[run.sh]
#!/bin/bash
# the make line also repeats each setting of config.mk as NAME=value (left out here)
make -C /OpenROAD-flow-scripts/flow DESIGN_CONFIG=/design/flow/config.mk WORK_HOME=/design/flow/orfs CLKGATE_MAP_FILE= finish
[config.mk]
export PLATFORM = sky130hd
export DESIGN_NAME = microprocessor
export DESIGN_NICKNAME = microprocessor
export VERILOG_FILES = /design/flow/design.v
export SDC_FILE = /design/flow/constraint.sdc
export NUM_CORES = 4
export LEC_CHECK = 0
export ABC_AREA = 1
export CAP_MARGIN = 20
export CELL_PAD_IN_SITES_DETAIL_PLACEMENT = 0
export CORE_MARGIN = 2
export CORE_UTILIZATION = 54
export CTS_CLUSTER_SIZE = 31
export GPL_TIMING_DRIVEN = 1
export MAX_ROUTING_LAYER = met5
export SLEW_MARGIN = 20
[constraint.sdc]
create_clock -name core_clock -period 47.8 [get_ports {clk}]
set_input_delay 9.5600 -clock core_clock [delete_from_list [all_inputs] [get_ports {clk}]]
set_output_delay 9.5600 -clock core_clock [all_outputs]
set_load 0.01 [all_outputs]
[design.v]
`timescale 1ns / 1ps
module microprocessor(
  input             clk,
  input             sys_rst,
  input      [15:0] din,
  output     [15:0] dout,
  output     [15:0] imem_addr,
  input      [31:0] imem_data,
  output     [15:0] dmem_addr,
  output            dmem_we,
  input      [15:0] dmem_rdata,
  output            halted
);
reg [31:0] IR;             
reg [15:0] GPR [31:0];     
reg [15:0] SGPR;           
reg [15:0] PC;
reg sign, zero, overflow, carry;
reg jmp_flag;
reg stop;
localparam [2:0] idle            = 3'd0;   
localparam [2:0] fetch_inst      = 3'd1;   
localparam [2:0] dec_exec_inst   = 3'd2;   
localparam [2:0] next_inst       = 3'd3;   
localparam [2:0] sense_halt      = 3'd4;   
reg [2:0] state, next_state;
wire [15:0] src1 = GPR[IR[21:17]];
wire [15:0] src2 = IR[16] ? IR[15:0] : GPR[IR[15:11]];
wire [15:0] rdv  = GPR[IR[26:22]];
wire [16:0] sum     = {1'b0, src1} + {1'b0, src2};
wire [15:0] diff    = src1 - src2;
wire [31:0] mul_res = src1 * src2;
wire [15:0] quot    = (src2 == 16'd0) ? 16'hFFFF : (src1 / src2);
reg        wr_en;
reg [15:0] wr_val;
reg        jmp_n;
reg        stop_n;
always @(*) begin
  wr_en  = 1'b1;
  wr_val = rdv;
  jmp_n  = 1'b0;
  stop_n = 1'b0;
  case (IR[31:27])
    5'b00000 : wr_val = SGPR;
    5'b00001     : wr_val = IR[16] ? IR[15:0] : src1;
    5'b00010     : wr_val = sum[15:0];
    5'b00011     : wr_val = diff;
    5'b00100     : wr_val = mul_res[15:0];
    5'b00101     : wr_val = quot;
    5'b00110     : wr_val = src1 | src2;
    5'b00111    : wr_val = src1 & src2;
    5'b01000    : wr_val = src1 ^ src2;
    5'b01001   : wr_val = src1 ~^ src2;
    5'b01010   : wr_val = ~(src1 & src2);
    5'b01011    : wr_val = ~(src1 | src2);
    5'b01100    : wr_val = IR[16] ? ~IR[15:0] : ~src1;
    5'b01111 : wr_val = dmem_rdata;
    default  : wr_en = 1'b0;
  endcase
  case (IR[31:27])
    5'b10000        : jmp_n = 1'b1;
    5'b10001      : jmp_n = carry;
    5'b10011       : jmp_n = sign;
    5'b10101       : jmp_n = zero;
    5'b10111   : jmp_n = overflow;
    5'b10010    : jmp_n = ~carry;
    5'b10100     : jmp_n = ~sign;
    5'b10110     : jmp_n = ~zero;
    5'b11000 : jmp_n = ~overflow;
    5'b11001        : stop_n = 1'b1;
    default      : ;
  endcase
end
wire [15:0] rd_new = wr_en ? wr_val : rdv;
wire sign_n  = (IR[31:27] == 5'b00100) ? mul_res[31] : rd_new[15];
wire zero_n  = (IR[31:27] == 5'b00100) ? ~(|mul_res) : ~(|rd_new);
wire carry_n = (IR[31:27] == 5'b00010) ? sum[16] : 1'b0;
wire ovf_n   = (IR[31:27] == 5'b00010) ? ((~src1[15] & ~src2[15] & rd_new[15]) | (src1[15] & src2[15] & ~rd_new[15])) :
               (IR[31:27] == 5'b00011) ? ((~src1[15] & src2[15] & rd_new[15]) | (src1[15] & ~src2[15] & ~rd_new[15])) :
               1'b0;
always @(posedge clk) begin
  if (sys_rst)
    state <= idle;
  else
    state <= next_state;
end
always @(*) begin
  case (state)
    idle            : next_state = fetch_inst;
    fetch_inst      : next_state = dec_exec_inst;
    dec_exec_inst   : next_state = next_inst;
    next_inst       : next_state = sense_halt;
    sense_halt      : next_state = stop ? sense_halt : fetch_inst;
    default         : next_state = idle;
  endcase
end
always @(posedge clk) begin
  if (sys_rst) begin
    sign     <= 1'b0;
    zero     <= 1'b0;
    overflow <= 1'b0;
    carry    <= 1'b0;
    jmp_flag <= 1'b0;
    stop     <= 1'b0;
  end else begin
    case (state)
      idle: begin
        IR <= 32'h0;
        PC <= 16'd0;
      end
      fetch_inst: begin
        IR <= imem_data;
      end
      dec_exec_inst: begin
        if (wr_en)
          GPR[IR[26:22]] <= wr_val;
        if (IR[31:27] == 5'b00100)
          SGPR <= mul_res[31:16];
        sign     <= sign_n;
        zero     <= zero_n;
        carry    <= carry_n;
        overflow <= ovf_n;
        jmp_flag <= jmp_n;
        stop     <= stop_n;
      end
      next_inst: begin
        PC <= jmp_flag ? IR[15:0] : PC + 16'd1;
      end
      default: ;
    endcase
  end
end
assign imem_addr = PC;
assign dmem_addr = IR[15:0];
assign dmem_we   = (state == dec_exec_inst) && ((IR[31:27] == 5'b01101) || (IR[31:27] == 5'b01110));
assign dout      = (IR[31:27] == 5'b01110) ? din : src1;
assign halted    = stop;
endmodule
==> qor.yml, run 1 <==
status: "no timing/DRC/antenna violations"
antennaDiodeCount: 0
met2_length_um: 85200
cp-start-kind: "flop"
grt_pass1_wl_um: 300000
grt-ovfl-total: 0
post_cts_buffers: 0
timing.final.crit_period_ns: 37.35
dieArea_mm2: 0.0981
nFillCells: 8786
max_stage_delay_ns: 0.61
synth_flops: 602
post-route-period-util_pct: 78.1
ys_sh_aoi_pct: 13.9
ant_nets: 0
reg2reg_slack_ns: 10.45
synth_adder_area_share_pct: 14.7
async_flop_share_pct: 0
comb_cell_power_mw: 3.26
critPathCaptureType: "flop"
worstPathRequired_ns: 48.34
topCellsByArea: "edfxtp_1 33%, nand2_1 11%, nand3_1 7.9%"
synth.top_cells.by_count: "1551 x nand2_1, 816 x nand3_1, 674 x nor2_1, 576 x edfxtp_1, 562 x inv_1"
core_mm2: 0.0949
warnings: 83
seq_power_share_pct: 16.4
maxPowerGroup: "combinational logic"
worstSetupPathDepth: 245
syn_area_per_cell_um2: 7.78
finalMaxSlewViolations: 0
io_pins: 116
die-width_um: 313
synth-edff-count: 576
hold_depth: 1
wl_per_cell_um: 26.1
ir_worst_vdd_mv: 0.227
stdcell_count: 7847
yosys_area_mm2: 0.0516
insertion_delay_ns: 0.66
tightest_slew_ns: 1.20
simple_gate_share_pct: 26.5
ys.flop_type: "edfxtp_1"
cts_buffers: 71
pg_clk_uw: 573
mux_area_share_pct: 0.109
syn2layout_area_growth_pct: 8.43
clkSinkCount: 602
nNetsFinal: 7078
cts_tree: "built"
logic_area_mm2: 0.0297
root_buffer: "clkbuf_16"
cts_max_path_buffers: 3
p_comb_share_pct: 71.1
logic_family: "simple AND/OR/NAND/NOR gates"
fp_nets: 7193
grt.total_usage_pct: 41.0
rr_worst_depth: 245
finalSetupViolations: 0
vias_per_cell: 6.44
finClkSkew_ns: 0.0278
h-tree-depth: 3
power_per_cell_area_mw_per_mm2: 81.9
critPathTopFamily: "AND-OR/OR-AND gates"
hold_viol_final: 0
fp_util_pct: 54.4
first_iter_violations: 7427
synthCells: 6638
crit_path_max_fanout: 139
grt_pass1_vias: 46934
num_vias: 50496
yosysWarnings: 1
synth_seq_share_pct: 34.5
io_buffers: 115
maxCapViolations: 0
rsz0062_at_grt: "no"
antenna_found_initial: 8
synth_area_leader_cell: "edfxtp_1"
dp_hpwl_um: 131000
top_cell_area_share_pct: 33.5
wl_met3_um: 28800
rows: 113
crit_arrival_ns: 37.88
p_leak_nw: 23.8
hp-class: "flop to flop"
drtPass1Iterations: 8
gp_congestion: 1.00
timing.critical_path.buf_inv: 22
endpoint: "zero"
fmax_ghz: 0.0268
holdBufCountCts: 0
hold_start: "IR[17]"
r2r_end: "zero"
design_area_mm2: 0.0560
p_total_mw: 4.59
dp_cells: 7714
ys_sh_xor_pct: 1.85
grt_max_degree: 156
pwr-share-clk_pct: 12.5
wl_um: 205000
relSlewSlack_pct: 19.0
drt-met1-wl_um: 79100
yosysMostFrequentCell: "nand2_1"
tns_ns: 0
worst_path_most_repeated_cell: "nand2_1"
top_layer_used: "met5"
regArea_mm2: 0.0179
ys_cells: 6638
p_seq_uw: 752
p_int_mw: 2.21
drc_errors: 0
cpMaxStageDelayCell: "buf_12"
placed_area_mm2: 0.0536
synth.distinct_cells: 67
p_switching_mw: 2.38
swShare_pct: 51.8
crit_type: "flop to flop"
synth_area_mm2: 0.0516
ctsResizeCount: 0
die_y_um: 313
clk_pin_slew_ns: 0.06
[cell type report]
type | count | area share [%]
Clock buffer | 90 | 3.41
Inverter | 601 | 4.08
Clock inverter | 42 | 0.898
Tap cell | 1265 | 2.83
Timing Repair Buffer | 234 | 3.82
Sequential cell | 602 | 31.9
Multi-Input combinational cell | 5013 | 53.1
[stage by stage]
| step | worst slack (ns) | hold WS, ns | utilization [%] |
|---|---|---|---|
| finish | 10.45 | 0.470 | 59.0 |
| global placement | 12.17 | 0.451 | 56.5 |
| CTS | 11.05 | 0.471 | 59.0 |
| detailed placement | 11.22 | 0.456 | 56.5 |
| floorplan | 16.97 | 0.435 | - |
| global route | 6.13 | 0.493 | 59.0 |
[metal layers]
layer,up-vias,track usage (%)
met5,-,0
met4,6,20.6
met3,730,9.92
met2,3776,59.5
met1,23643,57.2
li1,22341,-
==> run 2: changes to the inputs <==
ABC_AREA = 0   (was 1)
CAP_MARGIN = 15   (was 20)
CELL_PAD_IN_SITES_GLOBAL_PLACEMENT = 1   (was default)
CORE_ASPECT_RATIO = 0.62   (was default)
CORE_MARGIN = 10   (was 2)
CORE_UTILIZATION = 31   (was 54)
CTS_CLUSTER_DIAMETER = 67   (was default)
CTS_CLUSTER_SIZE = default   (was 31)
GPL_TIMING_DRIVEN = default   (was 1)
MAX_ROUTING_LAYER = default   (was met5)
PLACE_DENSITY_LB_ADDON = 0.1   (was default)
clock period = 45.3 ns   (was 47.8 ns; I/O delays follow)
==> run 2 against run 1 <==
Effect of this change: sequential share of layout area down 0.74 points; largest cell class unchanged; critical endpoint unchanged; routed wire length up 16%; highest routed layer unchanged; maximum frequency down 6.7%; non-clock buffer count up 47; clock-buffer cell count down 3; first-iteration DRC count down 29%; sequential power up 6.5%; final area up 2.4%; clock power up 3%.
==> qor.yml, run 2 <==
hold_start: "IR[21]"
worstSetupPathDepth: 145
timing.final.crit_period_ns: 40.04
dp_hpwl_um: 172000
rows: 116
grt_pass1_wl_um: 327000
dieArea_mm2: 0.181
synth.distinct_cells: 112
yosysMostFrequentCell: "edfxtp_1"
async_flop_share_pct: 0
nNetsFinal: 5093
ir_worst_vdd_mv: 0.245
synth_flops: 602
yosysWarnings: 1
grt-ovfl-total: 0
timing.critical_path.buf_inv: 9
vias_per_cell: 5.97
cts_tree: "built"
wl_per_cell_um: 35.1
drc_errors: 0
yosys_area_mm2: 0.0508
first_iter_violations: 5243
grt_pass1_vias: 39283
tightest_slew_ns: 1.34
antenna_found_initial: 23
root_buffer: "clkbuf_16"
top_cell_area_share_pct: 34.1
tns_ns: 0
insertion_delay_ns: 0.71
ys.flop_type: "edfxtp_1"
max_stage_delay_ns: 0.82
finalMaxSlewViolations: 0
post-route-period-util_pct: 88.4
crit_type: "flop to flop"
r2r_end: "zero"
fp_util_pct: 31.3
pg_clk_uw: 590
hold_viol_final: 0
gp_congestion: 0.931
cp-start-kind: "flop"
grt.total_usage_pct: 25.4
grt_max_degree: 77
simple_gate_share_pct: 11.6
h-tree-depth: 3
seq_power_share_pct: 15.5
clkSinkCount: 602
maxCapViolations: 0
io_pins: 116
finClkSkew_ns: 0.0426
clk_pin_slew_ns: 0.07
cts_buffers: 70
pwr-share-clk_pct: 11.4
p_switching_mw: 2.73
ant_nets: 0
fp_nets: 5004
final_core_util_pct: 35.4
rr_worst_depth: 145
p_seq_uw: 801
swShare_pct: 52.8
post_cts_buffers: 0
ctsResizeCount: 0
p_comb_share_pct: 73.0
num_vias: 40498
synth_area_mm2: 0.0508
core_mm2: 0.162
drtPass1Iterations: 8
ys_cells: 4449
holdBufCountCts: 0
topCellsByArea: "edfxtp_1 34%, mux4_2 15%, fa_1 7.7%"
warnings: 63
status: "no timing/DRC/antenna violations"
cpMaxStageDelayCell: "a21oi_2"
critPathTopFamily: "AND-OR/OR-AND gates"
hp-class: "flop to flop"
p_int_mw: 2.43
ys_sh_xor_pct: 1.59
crit_path_max_fanout: 44
maxPowerGroup: "combinational logic"
logic_family: "multiplexers"
p_leak_nw: 21.1
io_buffers: 115
cts_max_path_buffers: 3
mux_area_share_pct: 20.6
syn2layout_area_growth_pct: 13.0
relSlewSlack_pct: 9.56
worst_path_most_repeated_cell: "ha_1"
ys_sh_aoi_pct: 11.3
endpoint: "zero"
die_y_um: 339
synth-edff-count: 576
rsz0062_at_grt: "no"
power_per_cell_area_mw_per_mm2: 90.0
comb_cell_power_mw: 3.77
critPathCaptureType: "flop"
reg2reg_slack_ns: 5.26
fmax_ghz: 0.0250
synth.top_cells.by_count: "576 x edfxtp_1, 407 x nand2_1, 347 x mux4_2, 324 x nor2_1, 320 x inv_1"
hold_depth: 2
synth_area_leader_cell: "edfxtp_1"
finalSetupViolations: 0
synth_adder_area_share_pct: 15.0
synth_seq_share_pct: 35.1
syn_area_per_cell_um2: 11.4
die-width_um: 534
crit_arrival_ns: 40.65
synthCells: 4449
wl_um: 238000
worstPathRequired_ns: 45.91
-- run 2: metal layers --
layer  GRT usage [%]  part of all wire (%)  up-vias
met5               0                 0.061        -
met1            38.9                    47    20781
met2            30.5                    35     2404
met3            13.0                    15      286
li1                -                     -    17007
met4            5.78                   2.6       20
-- run 2: layout make-up --
class	count	area [um2]
Sequential cell	602	17900
Timing Repair Buffer	281	2410
Inverter	334	1250
Antenna cell	3	7.51
Multi-Input combinational cell	3249	30800
Clock inverter	41	412
Tap cell	2183	2730
Fill cell	16084	105000
Clock buffer	87	1880
-- run 2: metrics by stage --
stage / std cells / cell area, um2 / hold WS [ns] / total power, mW / setup slack (ns)
6_report: 6780 / 57300 / 0.449 / 5.16 / 5.26
5_1_grt: 6777 / 57300 / 0.486 / 5.53 / 2.38
4_1_cts: 6776 / 57300 / 0.447 / 5.10 / 6.29
3_5_place_dp: 6648 / 55000 / 0.429 / 4.48 / 6.53
3_3_place_gp: 6647 / 55000 / 0.430 / 4.53 / 6.40
2_1_floorplan: 4449 / 50800 / 0.418 / 3.19 / 12.94
==> run 3: changes to the inputs <==
ABC_AREA = 1   (was 0)
CAP_MARGIN = 20   (was 15)
CELL_PAD_IN_SITES_DETAIL_PLACEMENT = default   (was 0)
CELL_PAD_IN_SITES_GLOBAL_PLACEMENT = default   (was 1)
CORE_ASPECT_RATIO = default   (was 0.62)
CORE_MARGIN = 2   (was 10)
CORE_UTILIZATION = 72   (was 31)
CTS_CLUSTER_DIAMETER = default   (was 67)
CTS_CLUSTER_SIZE = 99   (was default)
PLACE_DENSITY = 0.38   (was default)
PLACE_DENSITY_LB_ADDON = default   (was 0.1)
clock period = 36.1 ns   (was 45.3 ns; I/O delays follow)
==> run 3 against run 2 <==
Effect of this change: area after synthesis rose by 1.8%; sequential share of layout area increased by 0.62 points; synthesized cell count up 49%; final area down 2.0%; largest power group unchanged.
==> qor.yml, run 3 <==
status: "no timing/DRC/antenna violations"
timing.final.crit_period_ns: 33.39
clkSinkCount: 602
critPathTopFamily: "AND-OR/OR-AND gates"
cts_buffers: 61
pg_clk_uw: 674
synth_flops: 602
pwr-share-clk_pct: 11.1
clk_pin_slew_ns: 0.07
relSlewSlack_pct: 11.7
synth.top_cells.by_count: "1551 x nand2_1, 816 x nand3_1, 674 x nor2_1, 576 x edfxtp_1, 562 x inv_1"
synth.distinct_cells: 67
crit_arrival_ns: 33.70
dp_hpwl_um: 123000
top_cell_area_share_pct: 33.5
cts_max_path_buffers: 3
nNetsFinal: 7122
synth_seq_share_pct: 34.5
hold_start: "IR[21]"
swShare_pct: 52.6
ys_sh_aoi_pct: 13.9
cp-start-kind: "flop"
synth-edff-count: 576
hold_depth: 1
wl_um: 203000
timing.critical_path.buf_inv: 23
synth_area_leader_cell: "edfxtp_1"
ys.flop_type: "edfxtp_1"
die-width_um: 272
max_stage_delay_ns: 0.55
rr_worst_depth: 241
logic_family: "simple AND/OR/NAND/NOR gates"
holdBufCountCts: 0
post-route-period-util_pct: 92.5
ir_worst_vdd_mv: 0.293
worst_path_most_repeated_cell: "nand2_1"
fp_nets: 7193
logic_area_mm2: 0.0299
r2r_end: "GPR[3][0]"
root_buffer: "clkbuf_16"
grt_max_degree: 185
finalMaxSlewViolations: 0
worstSetupPathDepth: 241
p_leak_nw: 24.0
num_vias: 53537
ant_nets: 0
h-tree-depth: 2
yosysWarnings: 1
nFillCells: 4859
fmax_ghz: 0.0299
grt.total_usage_pct: 52.2
finClkSkew_ns: 0.0695
dieArea_mm2: 0.0739
yosys_area_mm2: 0.0516
reg2reg_slack_ns: 2.71
antenna_found_initial: 8
grt-ovfl-total: 0
synth_adder_area_share_pct: 14.7
grt_pass1_wl_um: 293000
crit_type: "flop to flop"
fp_util_pct: 72.5
first_iter_violations: 10954
mux_area_share_pct: 0.109
topCellsByArea: "edfxtp_1 33%, nand2_1 11%, nand3_1 7.9%"
cts_tree: "built"
drc_errors: 0
maxPowerGroup: "combinational logic"
io_pins: 116
worstPathRequired_ns: 36.41
finalWorstSetupSlack_ns: 2.71
simple_gate_share_pct: 26.5
p_switching_mw: 3.19
p_total_mw: 6.05
dp_slack_ns: -0.0408
regArea_mm2: 0.0179
comb_cell_power_mw: 4.39
grt_pass1_vias: 50000
insertion_delay_ns: 0.72
die_y_um: 272
final_core_util_pct: 78.9
critPathCaptureType: "flop"
maxCapViolations: 0
gp_congestion: 1.05
warnings: 71
seq_power_share_pct: 16.4
syn_area_per_cell_um2: 7.78
ys_sh_xor_pct: 1.85
io_buffers: 115
cpMaxStageDelayCell: "dfxtp_4"
ys_cells: 6638
p_int_mw: 2.87
vias_per_cell: 7.07
tns_ns: 0
hp-class: "flop to flop"
crit_path_max_fanout: 54
p_comb_share_pct: 72.5
drtPass1Iterations: 14
core_mm2: 0.0712
rows: 98
power_per_cell_area_mw_per_mm2: 108
async_flop_share_pct: 0
synthCells: 6638
hold_viol_final: 0
syn2layout_area_growth_pct: 8.82
p_seq_uw: 994
synth_area_mm2: 0.0516
endpoint: "GPR[3][0]"
finalSetupViolations: 0
tightest_slew_ns: 1.31
yosysMostFrequentCell: "nand2_1"
wl_per_cell_um: 26.8
[run 3: routing by layer]
metal	global-route usage [%]	routed length, um	up-vias
met1	67.0	65000	23961
met5	0	187	-
met3	20.6	39100	1650
met4	35.6	19100	16
met2	72.7	79700	5485
li1	-	-	22425
[run 3: area by class of cell]
type                    count  share of cell area, %
multi-input cells        5014                   53.2
flip-flops and latches    602                   31.8
repair buffers            283                   4.93
inverters                 601                   4.22
clock buffers              75                   2.85
well taps                 950                   2.11
clock inverters            39                  0.844
repair inverters            4                 0.0690
diodes                      2                0.00890
[run 3: through the flow]
step	instance area, um2	hold slack (ns)	std cells
after detailed placement	53200	0.464	7406
after global routing	56200	0.490	7568
after floorplan	51600	0.435	6638
after CTS	55300	0.480	7521
final	56200	0.476	7570
after global placement	53200	0.455	7406
[run 3: timing repair]
action	CTS	global route
pin swaps	0	8
gates cloned	1	8
setup buffers	0	39
setup endpoints to repair	1	65
gates resized	4	82
hold endpoints to repair	0	0
==> run 4: changes to the inputs <==
ABC_AREA = 0   (was 1)
CELL_PAD_IN_SITES_GLOBAL_PLACEMENT = 1   (was default)
CORE_UTILIZATION = 71   (was 72)
CTS_CLUSTER_DIAMETER = 182   (was default)
CTS_CLUSTER_SIZE = 27   (was 99)
GPL_ROUTABILITY_DRIVEN = 0   (was default)
GPL_TIMING_DRIVEN = 1   (was default)
PLACE_DENSITY = default   (was 0.38)
SETUP_SLACK_MARGIN = 2.23   (was default)
clock period = 17.9 ns   (was 36.1 ns; I/O delays follow)
==> run 4 against run 3 <==
Effect of this change: the flow now stops in detailed placement; synthesized cell count down 33%; die size fell by 0.35%; area after synthesis fell by 1.7%.
==> qor.yml, run 4 <==
status: "aborted with a tool error"
lastStage: "detailed placement"
error: "[ERROR DPL-0033] detailed placement checks failed during check placement."
io_pins: 116
dieArea_mm2: 0.0736
synth_adder_area_share_pct: 15.0
fp_nets: 5004
syn_area_per_cell_um2: 11.4
synth_area_leader_cell: "edfxtp_1"
synth.distinct_cells: 112
yosysMostFrequentCell: "edfxtp_1"
synth_flops: 602
yosysWarnings: 1
die-width_um: 271
simple_gate_share_pct: 11.6
rows: 98
yosys_area_mm2: 0.0508
synth_area_mm2: 0.0508
mux_area_share_pct: 20.6
ys_cells: 4449
io_buffers: 115
logic_family: "multiplexers"
synth.top_cells.by_count: "576 x edfxtp_1, 407 x nand2_1, 347 x mux4_2, 324 x nor2_1, 320 x inv_1"
fp_util_pct: 71.4
async_flop_share_pct: 0
topCellsByArea: "edfxtp_1 34%, mux4_2 15%, fa_1 7.7%"
ys_sh_xor_pct: 1.59
die_y_um: 271
synth_seq_share_pct: 35.1
ys_sh_aoi_pct: 11.3
synth-edff-count: 576
synthCells: 4449
core_mm2: 0.0711
top_cell_area_share_pct: 34.1
ys.flop_type: "edfxtp_1"
==> run 4: metrics by stage <==
step,hold WS (ns),setup WS [ns]
floorplan,0.418,-11.31
global placement,0.437,-10.03
==> run 5: changes to the inputs <==
ABC_AREA = 1   (was 0)
CELL_PAD_IN_SITES_GLOBAL_PLACEMENT = default   (was 1)
CORE_UTILIZATION = 58   (was 71)
CTS_CLUSTER_DIAMETER = default   (was 182)
CTS_CLUSTER_SIZE = 80   (was 27)
GPL_ROUTABILITY_DRIVEN = default   (was 0)
GPL_TIMING_DRIVEN = default   (was 1)
MAX_ROUTING_LAYER = met4   (was default)
SETUP_SLACK_MARGIN = default   (was 2.23)
clock period = 16.3 ns   (was 17.9 ns; I/O delays follow)
==> run 5 against run 4 <==
Effect of this change: now fails the layout checks on setup timing; area after synthesis rose by 1.8%; die size is 24% higher; synthesized cell count grew 49%.
==> qor.yml, run 5 <==
drc_errors: 0
antenna_found_initial: 6
first_iter_violations: 9382
crit_path_max_fanout: 12
critPathTopFamily: "AND-OR/OR-AND gates"
rr_worst_depth: 241
p_switching_mw: 7.21
tns_ns: -1534.66
cpMaxStageDelayCell: "a221o_1"
comb_cell_power_mw: 10.6
nNetsFinal: 8063
syn_area_per_cell_um2: 7.78
grt-ovfl-total: 0
timing.critical_path.buf_inv: 25
synth-edff-count: 576
gr-usage-met2_pct: 67.5
p_total_mw: 14.4
simple_gate_share_pct: 26.5
grt_max_degree: 99
finalSetupViolations: 225
timing.final.crit_period_ns: 29.44
synth.top_cells.by_count: "1551 x nand2_1, 816 x nand3_1, 674 x nor2_1, 576 x edfxtp_1, 562 x inv_1"
logic_family: "simple AND/OR/NAND/NOR gates"
top_cell_area_share_pct: 33.5
core_mm2: 0.0884
hold_depth: 2
async_flop_share_pct: 0
rsz0062_at_grt: "yes"
critPathCaptureType: "flop"
crit_type: "flop to flop"
cp-start-kind: "flop"
yosysMostFrequentCell: "nand2_1"
die-width_um: 302
worst_path_most_repeated_cell: "nand2_2"
synthCells: 6638
dieArea_mm2: 0.0915
fmax_ghz: 0.0340
reg2reg_slack_ns: -13.14
synth_area_mm2: 0.0516
met1_usage_pct: 63.2
worstPathRequired_ns: 16.71
power_per_cell_area_mw_per_mm2: 220
synth_adder_area_share_pct: 14.7
busiest_layer: "met2"
synth_seq_share_pct: 34.5
cts_max_path_buffers: 3
root_buffer: "clkbuf_16"
h-tree-depth: 3
syn2layout_area_growth_pct: 26.3
holdBufCountCts: 0
maxPowerGroup: "combinational logic"
p_seq_mw: 2.19
gp_congestion: 1.04
insertion_delay_ns: 0.67
finClkSkew_ns: 0.0328
relSlewSlack_pct: 22.6
wl_um: 221000
stdcell_count: 8736
p_int_mw: 7.17
synth_flops: 602
ys_cells: 6638
maxCapViolations: 0
dp_slack_ns: -12.99
post-route-period-util_pct: 181
hold_end: "state[3]"
worstSetupPathDepth: 241
grt.total_usage_pct: 48.1
num_vias: 56156
placed_area_mm2: 0.0612
vias_per_cell: 6.43
warnings: 68
ys_sh_aoi_pct: 13.9
p_comb_share_pct: 73.8
yosys_area_mm2: 0.0516
wl_per_cell_um: 25.3
io_pins: 116
design_area_mm2: 0.0652
final_core_util_pct: 73.8
grt_pass1_vias: 52485
seq_power_share_pct: 15.3
ant_nets: 0
finalMaxSlewViolations: 0
swShare_pct: 50.1
r2r_end: "GPR[8][0]"
io_buffers: 115
fp_util_pct: 58.4
tightest_slew_ns: 1.15
ir_worst_vdd_mv: 0.788
cts_buffers: 70
pwr-share-clk_pct: 10.9
hp-class: "flop to flop"
endpoint: "GPR[8][0]"
clk_pin_slew_ns: 0.06
so_faults: "setup timing"
synth.distinct_cells: 67
status: "finished with violations"
hold_start: "state[1]"
grt_pass1_wl_um: 319000
whs_ns: 0.469
max_stage_delay_ns: 0.46
die_y_um: 302
use_met3_pct: 13.4
p_leak_nw: 29.0
rows: 109
cts_tree: "built"
clkSinkCount: 602
ys.flop_type: "edfxtp_1"
yosysWarnings: 1
synth_area_leader_cell: "edfxtp_1"
dp_cells: 8491
fp_nets: 7193
mux_area_share_pct: 0.109
drtPass1Iterations: 10
crit_arrival_ns: 29.85
finalWorstSetupSlack_ns: -13.14
dp_hpwl_um: 149000
hold_viol_final: 0
pg_clk_mw: 1.57
ys_sh_xor_pct: 1.85
topCellsByArea: "edfxtp_1 33%, nand2_1 11%, nand3_1 7.9%"
run 5: layout make-up:
type / instances / area (um2)
multi-input combinational: 5013 / 30700
fill: 6752 / 23100
sequential: 602 / 17900
timing repair buffer: 1217 / 10700
inverter: 601 / 2320
clock buffer: 86 / 1850
tap: 1165 / 1460
clock inverter: 40 / 364
timing repair inverter: 3 / 33.8
antenna: 9 / 22.5
run 5: routing by layer:
| layer | vias up | share of wire, % |
|---|---|---|
| met5 | - | 0 |
| met4 | 0 | 6.8 |
| li1 | 24336 | - |
| met3 | 1087 | 16 |
| met2 | 4803 | 41 |
| met1 | 25930 | 36 |
run 5: timing repair:
item | 4_1_cts | 5_1_grt
buffers inserted | 33 | 65
gates resized | 55 | 149
endpoints found under the setup margin | 225 | 225
cloned | 2 | 10
pin swaps | 57 | 113
==> run 6: changes to the inputs <==
ABC_AREA = 0   (was 1)
CELL_PAD_IN_SITES_DETAIL_PLACEMENT = 1   (was default)
CORE_UTILIZATION = 50   (was 58)
CTS_CLUSTER_DIAMETER = 294   (was default)
CTS_CLUSTER_SIZE = default   (was 80)
MAX_ROUTING_LAYER = default   (was met4)
PLACE_DENSITY_LB_ADDON = 0.03   (was default)
TNS_END_PERCENT = 35   (was default)
clock period = 19.5 ns   (was 16.3 ns; I/O delays follow)
==> run 6 against run 5 <==
Effect of this change: routed wire length is 16% higher; combinational power is 8% lower; register-to-register slack better by 2.3 ns; largest power group unchanged; via count is 12% lower; hold slack worse by 0.017 ns; fails the layout checks on capacitance limit, slew limit, setup timing; die size is 14% higher.
==> qor.yml, run 6 <==
clkSinkCount: 602
ir_worst_vdd_mv: 1.22
num_vias: 49325
so_faults: "capacitance limit, slew limit, setup timing"
cts_buffers: 70
rows: 116
nFillCells: 9982
dp_hpwl_um: 170000
rsz0062_at_grt: "yes"
synth.distinct_cells: 112
ys_cells: 4449
grt_pass1_wl_um: 352000
yosysWarnings: 1
p_leak_nw: 27.3
grt_pass1_vias: 51068
ys_sh_xor_pct: 1.59
antenna_found_initial: 20
critPathTopFamily: "AND-OR/OR-AND gates"
comb_cell_power_mw: 9.76
synth_area_mm2: 0.0508
synth_seq_share_pct: 35.1
p_int_mw: 6.33
finalWorstSetupSlack_ns: -10.86
finClkSkew_ns: 0.0775
core_mm2: 0.100
grt-ovfl-total: 0
fp_util_pct: 50.6
cp-start-kind: "flop"
gp_congestion: 1.02
cts_tree: "built"
synth_area_leader_cell: "edfxtp_1"
reg2reg_slack_ns: -10.86
timing.critical_path.buf_inv: 15
tightest_slew_ns: 1.54
die-width_um: 323
synth.top_cells.by_count: "576 x edfxtp_1, 407 x nand2_1, 347 x mux4_2, 324 x nor2_1, 320 x inv_1"
p_comb_share_pct: 75.0
hold_viol_final: 0
cts_max_path_buffers: 3
synthCells: 4449
finalSetupViolations: 193
placed_area_mm2: 0.0617
r2r_end: "zero"
vias_per_cell: 6.94
drtPass1Iterations: 6
synth_adder_area_share_pct: 15.0
hp-class: "flop to flop"
endpoint: "zero"
power_per_cell_area_mw_per_mm2: 192
warnings: 66
pwr-share-clk_pct: 10.9
worstPathRequired_ns: 20.12
crit_path_max_fanout: 12
ant_nets: 0
nNetsFinal: 6240
maxCapViolations: 1
grt.total_usage_pct: 47.2
yosys_area_mm2: 0.0508
io_buffers: 115
crit_type: "flop to flop"
top_cell_area_share_pct: 34.1
maxPowerGroup: "combinational logic"
status: "finished with violations"
hold_depth: 2
logic_family: "multiplexers"
synth_flops: 602
h-tree-depth: 3
p_switching_mw: 6.69
syn2layout_area_growth_pct: 33.5
simple_gate_share_pct: 11.6
cpMaxStageDelayCell: "nor4_2"
fmax_ghz: 0.0329
swShare_pct: 51.4
pg_clk_mw: 1.41
synth-edff-count: 576
wl_per_cell_um: 36.0
yosysMostFrequentCell: "edfxtp_1"
async_flop_share_pct: 0
io_pins: 116
ys.flop_type: "edfxtp_1"
timing.final.crit_period_ns: 30.36
dieArea_mm2: 0.104
rr_worst_depth: 150
p_total_mw: 13.0
critPathCaptureType: "flop"
grt_max_degree: 50
worst_path_most_repeated_cell: "o21a_1"
clk_pin_slew_ns: 0.06
topCellsByArea: "edfxtp_1 34%, mux4_2 15%, fa_1 7.7%"
max_stage_delay_ns: 1.29
drc_errors: 0
p_seq_mw: 1.84
die_y_um: 323
finalMaxSlewViolations: 3
insertion_delay_ns: 0.71
whs_ns: 0.453
worstSetupPathDepth: 150
seq_power_share_pct: 14.1
syn_area_per_cell_um2: 11.4
relSlewSlack_pct: -3.38
crit_arrival_ns: 30.97
wl_um: 256000
root_buffer: "clkbuf_16"
mux_area_share_pct: 20.6
ys_sh_aoi_pct: 11.3
hold_start: "IR[21]"
first_iter_violations: 6772
fp_nets: 5004
design_area_mm2: 0.0677
post-route-period-util_pct: 156
[run 6: per-layer routing]
metal  global-route usage [%]  up-vias  share of wire [%]
li1                         -    19310                  -
met1                     53.7    24506                 33
met2                     73.0     4001                 44
met3                     14.4     1490                 12
met4                     39.5       18                 11
met5                    0.648        -              0.083
[run 6: metrics by stage]
step                      util, %  setup slack, ns  setup TNS, ns  std cells
final                        67.5           -10.86       -1242.42       7106
after global routing         67.5           -11.50       -1333.54       7097
after CTS                    65.8            -8.48        -849.43       7016
after detailed placement     61.6            -9.96       -1086.38       6767
after global placement       61.6            -8.99        -922.68       6767
after floorplan                 -            -9.71        -991.22       4449
[run 6: area by class of cell]
cell class | count | area [um2] | area share, %
tap | 1357 | 1700 | 2.51
antenna | 11 | 27.5 | 0.0406
sequential | 602 | 17800 | 26.3
clock buffer | 82 | 1820 | 2.68
timing repair buffer | 1427 | 12000 | 17.7
inverter | 334 | 1270 | 1.87
multi-input combinational | 3250 | 32500 | 48.0
clock inverter | 43 | 598 | 0.883
[run 6: repair_timing]
action | CTS | global route
gates cloned | 7 | 7
pin swaps | 67 | 96
endpoints found under the hold margin | 0 | 0
setup endpoints to repair | 193 | 193
setup buffers | 118 | 76
resized | 161 | 174
hold buffers | 0 | 0
==> run 7: changes to the inputs <==
ABC_AREA = 1   (was 0)
CELL_PAD_IN_SITES_DETAIL_PLACEMENT = default   (was 1)
CORE_UTILIZATION = 66   (was 50)
CTS_CLUSTER_DIAMETER = 310   (was 294)
PLACE_DENSITY_LB_ADDON = default   (was 0.03)
TNS_END_PERCENT = 5   (was 35)
clock period = 24.5 ns   (was 19.5 ns; I/O delays follow)
==> run 7 against run 6 <==
Effect of this change: the flow now stops in global routing; synthesized cell count rose by 49%; area after synthesis rose by 1.8%; die size shrank 23%.
==> qor.yml, run 7 <==
status: "aborted with a tool error"
lastStage: "global routing"
error: "[ERROR GRT-0232] Routing congestion too high. Check the congestion heatmap in the GUI."
synth_adder_area_share_pct: 14.7
topCellsByArea: "edfxtp_1 33%, nand2_1 11%, nand3_1 7.9%"
rows: 102
die_y_um: 284
grt.total_usage_pct: 66.8
yosys_area_mm2: 0.0516
dp_slack_ns: -4.99
simple_gate_share_pct: 26.5
synth_area_leader_cell: "edfxtp_1"
die-width_um: 284
ys_sh_aoi_pct: 13.9
dieArea_mm2: 0.0805
synth_area_mm2: 0.0516
core_mm2: 0.0775
cts_max_path_buffers: 3
io_pins: 116
yosysMostFrequentCell: "nand2_1"
grt-ovfl-total: 4
dp_hpwl_um: 143000
ys_cells: 6638
placed_area_mm2: 0.0591
clkSinkCount: 602
fp_util_pct: 66.7
cts_buffers: 68
top_cell_area_share_pct: 33.5
synthCells: 6638
synth-edff-count: 576
mux_area_share_pct: 0.109
yosysWarnings: 1
ys_sh_xor_pct: 1.85
gp_congestion: 1.06
async_flop_share_pct: 0
h-tree-depth: 3
synth.distinct_cells: 67
synth_seq_share_pct: 34.5
root_buffer: "clkbuf_16"
io_buffers: 115
ys.flop_type: "edfxtp_1"
logic_family: "simple AND/OR/NAND/NOR gates"
holdBufCountCts: 0
synth_flops: 602
fp_nets: 7193
syn_area_per_cell_um2: 7.78
synth.top_cells.by_count: "1551 x nand2_1, 816 x nand3_1, 674 x nor2_1, 576 x edfxtp_1, 562 x inv_1"
-- run 7: layer usage --
| metal | global-route usage, % | GRT overflow |
|---|---|---|
| met2 | 84.1 | 3 |
| met3 | 45.7 | 0 |
| met4 | 55.3 | 1 |
| met5 | 30.4 | 0 |
| met1 | 73.4 | 0 |
-- run 7: repair_timing --
action / 4_1_cts
pin swaps: 102
endpoints found under the setup margin: 97
cloned: 5
setup buffers: 157
endpoints found under the hold margin: 0
resized: 71
-- run 7: stage by stage --
step | hold WS [ns] | total power, mW | TNS [ns] | utilization, % | std cells
2_1_floorplan | 0.435 | 5.93 | -253.74 | - | 6638
3_3_place_gp | 0.453 | 7.73 | -213.75 | 76.3 | 8153
3_5_place_dp | 0.471 | 7.92 | -312.76 | 76.3 | 8153
4_1_cts | 0.481 | 9.23 | -228.42 | 81.2 | 8439
==> run 8: changes to the inputs <==
ABC_AREA = default   (was 1)
CORE_UTILIZATION = 52   (was 66)
CTS_CLUSTER_DIAMETER = default   (was 310)
CTS_CLUSTER_SIZE = 100   (was default)
TNS_END_PERCENT = default   (was 5)
clock period = 22.5 ns   (was 24.5 ns; I/O delays follow)
==> run 8 against run 7 <==
Effect of this change: now fails the layout checks on setup timing; die size rose by 24%; synthesized cell count shrank 33%; area after synthesis down 1.7%.
==> qor.yml, run 8 <==
status: "finished with violations"
so_faults: "setup timing"
comb_cell_power_mw: 8.09
reg2reg_slack_ns: -6.20
worstSetupPathDepth: 143
dp_slack_ns: -6.23
synth_seq_share_pct: 35.1
post-route-period-util_pct: 128
ys_cells: 4449
first_iter_violations: 5805
root_buffer: "clkbuf_16"
grt-ovfl-total: 0
worst_path_most_repeated_cell: "o21a_1"
io_pins: 116
finalWorstSetupSlack_ns: -6.20
hold_start: "IR[17]"
rsz0062_at_grt: "yes"
synth_area_leader_cell: "edfxtp_1"
dieArea_mm2: 0.100
power_per_cell_area_mw_per_mm2: 164
gp_congestion: 1.05
synth.top_cells.by_count: "576 x edfxtp_1, 407 x nand2_1, 347 x mux4_2, 324 x nor2_1, 320 x inv_1"
maxCapViolations: 0
tns_ns: -485.14
crit_arrival_ns: 29.09
synth_flops: 602
rr_startpoint: "IR[16]"
rows: 114
yosys_area_mm2: 0.0508
ir_worst_vdd_mv: 0.488
ys.flop_type: "edfxtp_1"
maxPowerGroup: "combinational logic"
crit_path_max_fanout: 14
pg_clk_mw: 1.16
simple_gate_share_pct: 11.6
ys_sh_xor_pct: 1.59
holdBufCountCts: 0
p_int_mw: 5.46
drc_errors: 0
ant_nets: 0
hp-class: "flop to flop"
timing.final.crit_period_ns: 28.70
dp_hpwl_um: 150000
grt_max_degree: 108
async_flop_share_pct: 0
critPathTopFamily: "AND-OR/OR-AND gates"
warnings: 69
synth-edff-count: 576
clk_pin_slew_ns: 0.06
topCellsByArea: "edfxtp_1 34%, mux4_2 15%, fa_1 7.7%"
timing.critical_path.buf_inv: 16
top_cell_area_share_pct: 34.1
finClkSkew_ns: 0.0505
cpMaxStageDelayCell: "or4_4"
cts_buffers: 69
critPathLaunch: "IR[16]"
design_area_mm2: 0.0661
p_comb_share_pct: 74.6
wl_um: 210000
drtPass1Iterations: 8
finalMaxSlewViolations: 0
tightest_slew_ns: 1.21
syn2layout_area_growth_pct: 30.3
synthCells: 4449
crit_type: "flop to flop"
hold_depth: 2
cts_max_path_buffers: 3
io_buffers: 115
clkSinkCount: 602
cp-start-kind: "flop"
relSlewSlack_pct: 19.0
fmax_ghz: 0.0348
finalSetupViolations: 129
syn_area_per_cell_um2: 11.4
hold_viol_final: 0
die-width_um: 316
critPathCaptureType: "flop"
h-tree-depth: 3
max_stage_delay_ns: 0.57
yosysWarnings: 1
yosysMostFrequentCell: "edfxtp_1"
die_y_um: 316
logic_family: "multiplexers"
synth_adder_area_share_pct: 15.0
cts_tree: "built"
nNetsFinal: 6158
pwr-share-clk_pct: 10.7
ys_sh_aoi_pct: 11.3
grt_pass1_wl_um: 301000
endpoint: "GPR[19][0]"
synth.distinct_cells: 112
grt_pass1_vias: 44780
fp_nets: 5004
p_leak_nw: 26.7
seq_power_share_pct: 14.7
fp_util_pct: 52.5
p_seq_mw: 1.59
mux_area_share_pct: 20.6
num_vias: 45302
worstPathRequired_ns: 22.89
p_switching_mw: 5.37
placed_area_mm2: 0.0613
insertion_delay_ns: 0.67
swShare_pct: 49.6
r2r_end: "GPR[19][0]"
antenna_found_initial: 10
grt.total_usage_pct: 41.8
wl_per_cell_um: 30.2
rr_worst_depth: 143
p_total_mw: 10.8
synth_area_mm2: 0.0508
vias_per_cell: 6.53
core_mm2: 0.0967
==> run 8: layer usage <==
metal  GRT usage (%)  up-vias  part of all wire, %
met5               0        -                0.030
met4            29.4       10                  8.7
met3            9.69      843                   11
met2            65.0     2942                   45
met1            51.7    22326                   35
li1                -    19181                    -
==> run 8: area by class of cell <==
class                           instances  area [um2]
Timing Repair Buffer                 1346       11200
Tap cell                             1276        1600
Sequential cell                       602       17800
Clock inverter                         41         444
Fill cell                            7330       30600
Inverter                              334        1270
Multi-Input combinational cell       3250       31900
Antenna cell                            4        10.0
Clock buffer                           85        1860
==> run 8: metrics by stage <==
step	util (%)	hold slack, ns	cells
after floorplan	-	0.418	4449
after global placement	63.4	0.435	6653
after detailed placement	63.4	0.446	6654
after CTS	67.5	0.460	6895
after global routing	68.4	0.501	6934
final	68.4	0.456	6938
==> run 8: repair_timing <==
item                       4_1_cts  5_1_grt
setup endpoints to repair      129      161
setup buffers                  112       39
gates cloned                    10        1
pin swaps                       72       73
resized                        147       93
==> run 9: changes to the inputs <==
CORE_UTILIZATION = 72   (was 52)
CTS_CLUSTER_SIZE = default   (was 100)
HOLD_SLACK_MARGIN = -0.09   (was default)
MAX_ROUTING_LAYER = met4   (was default)
TNS_END_PERCENT = 5   (was default)
clock period = 28.3 ns   (was 22.5 ns; I/O delays follow)
==> run 9 against run 8 <==
Effect of this change: the flow now stops in global routing; area after synthesis unchanged; die size down 27%; synthesized cell count unchanged.
==> qor.yml, run 9 <==
cts_max_path_buffers: 3
ys_sh_aoi_pct: 11.3
core_mm2: 0.0699
ys_sh_xor_pct: 1.59
yosys_area_mm2: 0.0508
synth_adder_area_share_pct: 15.0
topCellsByArea: "edfxtp_1 34%, mux4_2 15%, fa_1 7.7%"
yosysMostFrequentCell: "edfxtp_1"
ys_cells: 4449
synth.distinct_cells: 112
logic_family: "multiplexers"
dp_slack_ns: -0.763
ys.flop_type: "edfxtp_1"
fp_util_pct: 72.6
die-width_um: 270
synth_flops: 602
synthCells: 4449
placed_area_mm2: 0.0563
synth_area_leader_cell: "edfxtp_1"
top_cell_area_share_pct: 34.1
error: "[ERROR GRT-0232] Routing congestion too high. Check the congestion heatmap in the GUI."
dieArea_mm2: 0.0726
synth.top_cells.by_count: "576 x edfxtp_1, 407 x nand2_1, 347 x mux4_2, 324 x nor2_1, 320 x inv_1"
yosysWarnings: 1
root_buffer: "clkbuf_16"
clkSinkCount: 602
gp_congestion: 1.10
die_y_um: 270
rows: 97
io_buffers: 115
status: "aborted with a tool error"
dp_hpwl_um: 146000
synth-edff-count: 576
fp_nets: 5004
synth_area_mm2: 0.0508
syn_area_per_cell_um2: 11.4
grt-ovfl-total: 269
cts_buffers: 60
h-tree-depth: 2
io_pins: 116
grt.total_usage_pct: 87.3
simple_gate_share_pct: 11.6
mux_area_share_pct: 20.6
lastStage: "global routing"
async_flop_share_pct: 0
synth_seq_share_pct: 35.1
## run 9: layer usage
metal | GRT usage (%) | overflow
met1 | 86.6 | 36
met2 | 96.2 | 106
met3 | 79.0 | 43
met4 | 83.4 | 84
met5 | - | -
## run 9: through the flow
step | power, mW | setup TNS, ns | std cells
2_1_floorplan | 5.15 | -25.78 | 4449
3_3_place_gp | 6.94 | 0 | 5726
3_5_place_dp | 7.13 | -25.16 | 5727
4_1_cts | 8.17 | -3.25 | 5898
## run 9: timing repair
item | 4_1_cts
pin swaps | 52
buffers inserted | 55
setup endpoints to repair | 33
gates resized | 90
endpoints found under the hold margin | 0
hold buffers | 0
cloned | 2
==> run 10: changes to the inputs <==
CORE_UTILIZATION = 70   (was 72)
CTS_CLUSTER_SIZE = 24   (was default)
HOLD_SLACK_MARGIN = default   (was -0.09)
MAX_ROUTING_LAYER = default   (was met4)
TNS_END_PERCENT = default   (was 5)
clock period = 18.5 ns   (was 28.3 ns; I/O delays follow)
==> run 10 against run 9 <==
Effect of this change: die size rose by 2.8%; the flow again stops in global routing; area after synthesis stayed put; synthesized cell count unchanged.
==> qor.yml, run 10 <==
dieArea_mm2: 0.0747
root_buffer: "clkbuf_16"
dp_cells: 6227
top_cell_area_share_pct: 34.1
synthCells: 4449
io_pins: 116
synth_area_leader_cell: "edfxtp_1"
synth_seq_share_pct: 35.1
mux_area_share_pct: 20.6
synth.distinct_cells: 112
ys.flop_type: "edfxtp_1"
simple_gate_share_pct: 11.6
h-tree-depth: 3
clkSinkCount: 602
synth_adder_area_share_pct: 15.0
ys_cells: 4449
synth-edff-count: 576
error: "[ERROR GRT-0116] Global routing finished with congestion. Check the congestion regions in the DRC Viewer."
fp_nets: 5004
gp_congestion: 1.08
die-width_um: 273
cts_max_path_buffers: 3
synth_flops: 602
grt.total_usage_pct: 87.3
yosysMostFrequentCell: "edfxtp_1"
yosys_area_mm2: 0.0508
dp_slack_ns: -10.60
cts_buffers: 66
grt-ovfl-total: 377
synth.top_cells.by_count: "576 x edfxtp_1, 407 x nand2_1, 347 x mux4_2, 324 x nor2_1, 320 x inv_1"
holdBufCountCts: 0
core_mm2: 0.0716
ys_sh_xor_pct: 1.59
ys_sh_aoi_pct: 11.3
async_flop_share_pct: 0
status: "aborted with a tool error"
rows: 98
syn_area_per_cell_um2: 11.4
fp_util_pct: 70.9
lastStage: "global routing"
yosysWarnings: 1
synth_area_mm2: 0.0508
topCellsByArea: "edfxtp_1 34%, mux4_2 15%, fa_1 7.7%"
logic_family: "multiplexers"
io_buffers: 115
die_y_um: 273
dp_hpwl_um: 156000
[run 10: repair_timing]
item	in CTS
resized	184
setup buffers	83
setup endpoints to repair	225
pin swaps	85
gates cloned	6
[run 10: through the flow]
stage | TNS [ns] | cell area (um2) | power, mW
after CTS | -1118.50 | 63900 | 12.6
after detailed placement | -1244.92 | 60100 | 10.9
after global placement | -1028.27 | 60100 | 10.6
after floorplan | -1171.30 | 51300 | 7.88
[run 10: routing by layer]
layer | overflow | global-route usage (%)
met5 | 7 | 64.1
met4 | 147 | 84.9
met3 | 37 | 79.8
met2 | 156 | 96.9
met1 | 30 | 87.0
==> run 11: changes to the inputs <==
CORE_ASPECT_RATIO = 0.5   (was default)
CORE_UTILIZATION = 72   (was 70)
CTS_CLUSTER_DIAMETER = 371   (was default)
CTS_CLUSTER_SIZE = 99   (was 24)
PLACE_DENSITY = 0.38   (was default)
SETUP_SLACK_MARGIN = -1.04   (was default)
TNS_END_PERCENT = 40   (was default)
clock period = 12.2 ns   (was 18.5 ns; I/O delays follow)
==> run 11 against run 10 <==
Effect of this change: the run fails in detailed placement; synthesized cell count is the same; die size shrank 2.6%; area after synthesis is the same.
==> qor.yml, run 11 <==
mux_area_share_pct: 20.6
rows: 68
status: "aborted with a tool error"
synth-edff-count: 576
topCellsByArea: "edfxtp_1 34%, mux4_2 15%, fa_1 7.7%"
lastStage: "detailed placement"
simple_gate_share_pct: 11.6
die-width_um: 379
ys_cells: 4449
synth_flops: 602
io_pins: 116
synth.distinct_cells: 112
logic_family: "multiplexers"
synth_area_mm2: 0.0508
gp_congestion: 1.12
die_y_um: 192
ys.flop_type: "edfxtp_1"
dieArea_mm2: 0.0728
io_buffers: 115
synthCells: 4449
fp_nets: 5004
yosysWarnings: 1
fp_util_pct: 73.2
core_mm2: 0.0693
error: "[ERROR DPL-0033] detailed placement checks failed during check placement."
top_cell_area_share_pct: 34.1
synth_adder_area_share_pct: 15.0
syn_area_per_cell_um2: 11.4
async_flop_share_pct: 0
ys_sh_xor_pct: 1.59
synth_seq_share_pct: 35.1
synth_area_leader_cell: "edfxtp_1"
synth.top_cells.by_count: "576 x edfxtp_1, 407 x nand2_1, 347 x mux4_2, 324 x nor2_1, 320 x inv_1"
yosysMostFrequentCell: "edfxtp_1"
ys_sh_aoi_pct: 11.3
yosys_area_mm2: 0.0508
[run 11: stage by stage]
step              total power [mW]  instances  hold WS (ns)  TNS [ns]
floorplan                     12.0       4449         0.418  -2841.18
global placement              15.9       6268         0.443  -2676.02
==> run 12: changes to the inputs <==
ABC_AREA = 1   (was default)
CORE_ASPECT_RATIO = default   (was 0.5)
CORE_UTILIZATION = 69   (was 72)
CTS_CLUSTER_DIAMETER = default   (was 371)
CTS_CLUSTER_SIZE = default   (was 99)
MAX_ROUTING_LAYER = met4   (was default)
PLACE_DENSITY = default   (was 0.38)
SETUP_SLACK_MARGIN = default   (was -1.04)
TNS_END_PERCENT = default   (was 40)
clock period = 28.9 ns   (was 12.2 ns; I/O delays follow)
==> run 12 against run 11 <==
Effect of this change: synthesized cell count is 49% higher; die size is 5.9% higher; the run fails in global routing; area after synthesis is 1.8% higher.
==> qor.yml, run 12 <==
yosys_area_mm2: 0.0516
clkSinkCount: 602
synth_area_mm2: 0.0516
synth_adder_area_share_pct: 14.7
ys_sh_xor_pct: 1.85
top_cell_area_share_pct: 33.5
dieArea_mm2: 0.0771
io_buffers: 115
synth.top_cells.by_count: "1551 x nand2_1, 816 x nand3_1, 674 x nor2_1, 576 x edfxtp_1, 562 x inv_1"
root_buffer: "clkbuf_16"
simple_gate_share_pct: 26.5
dp_hpwl_um: 143000
cts_max_path_buffers: 3
placed_area_mm2: 0.0562
synth.distinct_cells: 67
async_flop_share_pct: 0
holdBufCountCts: 0
die-width_um: 278
gp_congestion: 1.07
synth_area_leader_cell: "edfxtp_1"
fp_nets: 7193
synthCells: 6638
ys.flop_type: "edfxtp_1"
fp_util_pct: 69.5
ys_sh_aoi_pct: 13.9
die_y_um: 278
cts_buffers: 67
synth-edff-count: 576
logic_family: "simple AND/OR/NAND/NOR gates"
core_mm2: 0.0743
h-tree-depth: 3
synth_seq_share_pct: 34.5
yosysMostFrequentCell: "nand2_1"
synth_flops: 602
syn_area_per_cell_um2: 7.78
rows: 100
status: "aborted with a tool error"
ys_cells: 6638
mux_area_share_pct: 0.109
topCellsByArea: "edfxtp_1 33%, nand2_1 11%, nand3_1 7.9%"
io_pins: 116
lastStage: "global routing"
yosysWarnings: 1
-- run 12: timing repair --
item                       in CTS
setup endpoints to repair      65
buffers inserted               77
gates cloned                    5
resized                        54
pin swaps                      62
-- run 12: stage by stage --
stage               setup TNS [ns]  power [mW]  std cells  worst slack [ns]
floorplan                   -0.205        5.02       6638            -0.205
global placement                 0        6.49       7740             0.490
detailed placement          -28.79        6.74       7740            -0.891
CTS                              0        7.79       7944           0.00449
==> run 13: changes to the inputs <==
CELL_PAD_IN_SITES_GLOBAL_PLACEMENT = 0   (was default)
CORE_UTILIZATION = 61   (was 69)
CTS_CLUSTER_DIAMETER = 29   (was default)
GPL_ROUTABILITY_DRIVEN = 1   (was default)
GPL_TIMING_DRIVEN = 1   (was default)
HOLD_SLACK_MARGIN = 0.29   (was default)
MAX_ROUTING_LAYER = default   (was met4)
PLACE_DENSITY = 0.64   (was default)
SETUP_SLACK_MARGIN = 4.87   (was default)
TNS_END_PERCENT = 5   (was default)
clock period = 16.3 ns   (was 28.9 ns; I/O delays follow)
==> run 13 against run 12 <==
Effect of this change: the layout now fails its checks (setup timing); area after synthesis did not move; synthesized cell count did not move; die size rose by 13%.
==> qor.yml, run 13 <==
vias_per_cell: 6.52
final_core_util_pct: 79.4
cts_buffers: 137
rr_worst_depth: 240
cpMaxStageDelayCell: "a221o_1"
endpoint: "GPR[9][0]"
p_seq_mw: 2.19
hp-class: "flop to flop"
power_per_cell_area_mw_per_mm2: 234
async_flop_share_pct: 0
syn_area_per_cell_um2: 7.78
dp_slack_ns: -12.91
die-width_um: 295
finalWorstSetupSlack_ns: -13.41
syn2layout_area_growth_pct: 28.7
grt-ovfl-total: 0
grt_pass1_vias: 53905
critPathTopFamily: "AND-OR/OR-AND gates"
hold_end: "state[3]"
crit_type: "flop to flop"
ys_sh_xor_pct: 1.85
p_comb_share_pct: 67.7
nNetsFinal: 8000
synthCells: 6638
h-tree-depth: 4
status: "finished with violations"
rsz0062_at_grt: "yes"
synth_seq_share_pct: 34.5
mux_area_share_pct: 0.109
simple_gate_share_pct: 26.5
rows: 106
whs_ns: 0.462
ant_nets: 0
first_iter_violations: 8999
ys_cells: 6638
critPathCaptureType: "flop"
die_y_um: 295
hold_start: "state[1]"
synth_area_mm2: 0.0516
yosysMostFrequentCell: "nand2_1"
comb_cell_power_mw: 10.5
fp_nets: 7193
ir_worst_vdd_mv: 0.714
clk_pin_slew_ns: 0.05
relSlewSlack_pct: 17.1
timing.critical_path.buf_inv: 24
hold_viol_final: 0
p_int_mw: 8.08
synth_adder_area_share_pct: 14.7
root_buffer: "clkbuf_16"
synth_area_leader_cell: "edfxtp_1"
num_vias: 56733
cp-start-kind: "flop"
wl_per_cell_um: 25.1
io_buffers: 115
drc_errors: 0
max_stage_delay_ns: 0.42
logic_family: "simple AND/OR/NAND/NOR gates"
topCellsByArea: "edfxtp_1 33%, nand2_1 11%, nand3_1 7.9%"
hold_depth: 2
finClkSkew_ns: 0.0358
antenna_found_initial: 10
timing.final.crit_period_ns: 29.71
cts_tree: "built"
maxPowerGroup: "combinational logic"
pwr-share-clk_pct: 18.2
warnings: 69
synth_flops: 602
top_cell_area_share_pct: 33.5
finalSetupViolations: 225
swShare_pct: 48.2
gp_congestion: 1.04
grt_max_degree: 93
maxCapViolations: 0
crit_path_max_fanout: 16
finalMaxSlewViolations: 0
p_leak_nw: 29.5
tightest_slew_ns: 1.24
wl_um: 218000
dieArea_mm2: 0.0870
cts_max_path_buffers: 3
post-route-period-util_pct: 182
yosysWarnings: 1
ys_sh_aoi_pct: 13.9
reg2reg_slack_ns: -13.41
synth.distinct_cells: 67
grt.total_usage_pct: 48.7
clkSinkCount: 602
dp_hpwl_um: 143000
pg_clk_mw: 2.84
fmax_ghz: 0.0337
drtPass1Iterations: 13
io_pins: 116
holdBufCountCts: 0
worstSetupPathDepth: 240
crit_arrival_ns: 30.20
grt_pass1_wl_um: 317000
yosys_area_mm2: 0.0516
synth-edff-count: 576
synth.top_cells.by_count: "1551 x nand2_1, 816 x nand3_1, 674 x nor2_1, 576 x edfxtp_1, 562 x inv_1"
p_switching_mw: 7.50
so_faults: "setup timing"
insertion_delay_ns: 0.76
worstPathRequired_ns: 16.79
fp_util_pct: 61.7
r2r_end: "GPR[9][0]"
ys.flop_type: "edfxtp_1"
core_mm2: 0.0837
seq_power_share_pct: 14.1
-- run 13: cell type report --
cell class	instances	area, um2
Antenna cell	8	20.0
Timing Repair inverter	2	37.5
Inverter	601	2330
Fill cell	5645	17200
Clock inverter	99	1200
Tap cell	1134	1420
Timing Repair Buffer	1088	9400
Clock buffer	154	3550
Multi-Input combinational cell	5013	30700
Sequential cell	602	17900
-- run 13: metrics by stage --
step,instance area [um2],std cells,setup TNS [ns],total power [mW]
after global routing,66500,8693,-1884.87,16.5
after CTS,65300,8644,-1369.54,15.0
final,66500,8701,-1564.63,15.6
after detailed placement,60100,8358,-1469.92,12.0
after floorplan,52000,6638,-1426.15,8.91
after global placement,60100,8358,-1339.01,11.7
-- run 13: timing repair --
action | 4_1_cts | 5_1_grt
resized | 43 | 178
cloned | 3 | 3
pin swaps | 56 | 173
setup buffers | 30 | 46
endpoints found under the setup margin | 289 | 321
-- run 13: layer usage --
layer | vias up | wire (um) | track usage [%]
met5 | - | 69 | 0.222
met4 | 10 | 17300 | 32.3
met3 | 1415 | 36000 | 16.7
met2 | 5101 | 89800 | 69.7
met1 | 25929 | 75000 | 62.4
li1 | 24278 | - | -
==> run 14: changes to the inputs <==
CELL_PAD_IN_SITES_GLOBAL_PLACEMENT = default   (was 0)
CORE_UTILIZATION = 58   (was 61)
CTS_CLUSTER_DIAMETER = 287   (was 29)
GPL_ROUTABILITY_DRIVEN = default   (was 1)
GPL_TIMING_DRIVEN = default   (was 1)
PLACE_DENSITY = default   (was 0.64)
SETUP_SLACK_MARGIN = default   (was 4.87)
TNS_END_PERCENT = default   (was 5)
==> run 14 against run 13 <==
Effect of this change: still fails the layout checks on setup timing; routed wire length grew 0.73%; first-iteration DRC count shrank 2.3%; critical path depth grew 2; die size grew 5.1%; setup slack lost 0.28 ns; critical path type unchanged; largest cell class unchanged; largest power group unchanged.
==> qor.yml, run 14 <==
status: "finished with violations"
so_faults: "setup timing"
logic_family: "simple AND/OR/NAND/NOR gates"
comb_cell_power_mw: 10.7
relSlewSlack_pct: 20.4
antenna_found_initial: 8
synth_seq_share_pct: 34.5
synth-edff-count: 576
async_flop_share_pct: 0
rr_worst_depth: 242
ys_sh_aoi_pct: 13.9
syn2layout_area_growth_pct: 25.5
grt_pass1_wl_um: 318000
crit_path_max_fanout: 32
drt-met1-wl_um: 79000
dieArea_mm2: 0.0915
hold_end: "state[3]"
grt.total_usage_pct: 46.5
p_total_mw: 14.4
ys.flop_type: "edfxtp_1"
timing.final.crit_period_ns: 29.99
drtPass1Iterations: 9
met2_length_um: 91200
p_switching_mw: 7.20
gp_congestion: 1.02
fp_util_pct: 58.4
synth_adder_area_share_pct: 14.7
seq_power_share_pct: 15.2
grt_pass1_vias: 52374
tns_ns: -1629.25
hold_viol_final: 0
fp_nets: 7193
p_seq_mw: 2.19
num_vias: 55762
hold_depth: 2
worstSetupPathDepth: 242
pg_clk_mw: 1.56
topCellsByArea: "edfxtp_1 33%, nand2_1 11%, nand3_1 7.9%"
dp_cells: 8418
swShare_pct: 50.0
cpMaxStageDelayCell: "dfxtp_4"
die_y_um: 302
synth_area_mm2: 0.0516
first_iter_violations: 8796
placed_area_mm2: 0.0605
clk_pin_slew_ns: 0.07
yosysMostFrequentCell: "nand2_1"
synth_flops: 602
stdcell_count: 8661
post-route-period-util_pct: 184
root_buffer: "clkbuf_16"
fmax_ghz: 0.0333
yosys_area_mm2: 0.0516
ant_nets: 0
cts_tree: "built"
finalMaxSlewViolations: 0
maxPowerGroup: "combinational logic"
die-width_um: 302
synth_area_leader_cell: "edfxtp_1"
power_per_cell_area_mw_per_mm2: 222
hp-class: "flop to flop"
vias_per_cell: 6.44
simple_gate_share_pct: 26.5
critPathCaptureType: "flop"
design_area_mm2: 0.0648
wl_um: 220000
ys_cells: 6638
io_buffers: 115
h-tree-depth: 3
ys_sh_xor_pct: 1.85
rows: 109
worst_path_most_repeated_cell: "nand2_2"
p_comb_share_pct: 74.0
syn_area_per_cell_um2: 7.78
rsz0062_at_grt: "yes"
finalWorstSetupSlack_ns: -13.69
drc_errors: 0
synth.top_cells.by_count: "1551 x nand2_1, 816 x nand3_1, 674 x nor2_1, 576 x edfxtp_1, 562 x inv_1"
tightest_slew_ns: 1.18
timing.critical_path.buf_inv: 28
top_layer_used: "met5"
pwr-share-clk_pct: 10.8
worstPathRequired_ns: 16.66
dp_hpwl_um: 148000
cts_buffers: 69
synthCells: 6638
io_pins: 116
maxCapViolations: 0
reg2reg_slack_ns: -13.69
core_mm2: 0.0884
wl_per_cell_um: 25.4
grt_max_degree: 112
crit_arrival_ns: 30.35
max_stage_delay_ns: 0.41
finClkSkew_ns: 0.0385
top_cell_area_share_pct: 33.5
hold_start: "state[1]"
whs_ns: 0.473
insertion_delay_ns: 0.65
r2r_end: "GPR[27][0]"
synth.distinct_cells: 67
wl_met3_um: 34600
ir_worst_vdd_mv: 0.680
mux_area_share_pct: 0.109
cts_max_path_buffers: 3
p_leak_nw: 28.7
crit_type: "flop to flop"
warnings: 72
critPathTopFamily: "AND-OR/OR-AND gates"
p_int_mw: 7.21
nNetsFinal: 7996
endpoint: "GPR[27][0]"
grt-ovfl-total: 0
clkSinkCount: 602
finalSetupViolations: 225
yosysWarnings: 1
cp-start-kind: "flop"
-- run 14: per-stage QoR --
| stage | setup WS [ns] | utilization [%] |
|---|---|---|
| 3_3_place_gp | -12.27 | 68.5 |
| 4_1_cts | -12.55 | 71.6 |
| 3_5_place_dp | -13.18 | 68.5 |
| 5_1_grt | -15.61 | 73.3 |
| 2_1_floorplan | -12.76 | - |
| 6_report | -13.69 | 73.3 |
-- run 14: timing repair --
item	CTS	global route
setup endpoints to repair	225	225
cloned	3	3
hold buffers	0	0
gates resized	49	210
pin swaps	61	216
setup buffers	36	74
-- run 14: layout make-up --
type / count / area (um2)
inverter: 601 / 2330
multi-input combinational: 5013 / 30900
sequential: 602 / 17900
clock buffer: 89 / 1850
antenna: 7 / 17.5
fill: 6849 / 23600
clock inverter: 30 / 328
timing repair buffer: 1152 / 10000
timing repair inverter: 2 / 31.3
tap: 1165 / 1460
-- run 14: per-layer routing --
layer,vias to the layer above,GRT usage [%]
met5,-,0
met4,6,25.6
met3,1040,14.3
met2,4672,67.7
met1,25876,61.8
li1,24168,-
Power is estimated from default activity; no workload was simulated.
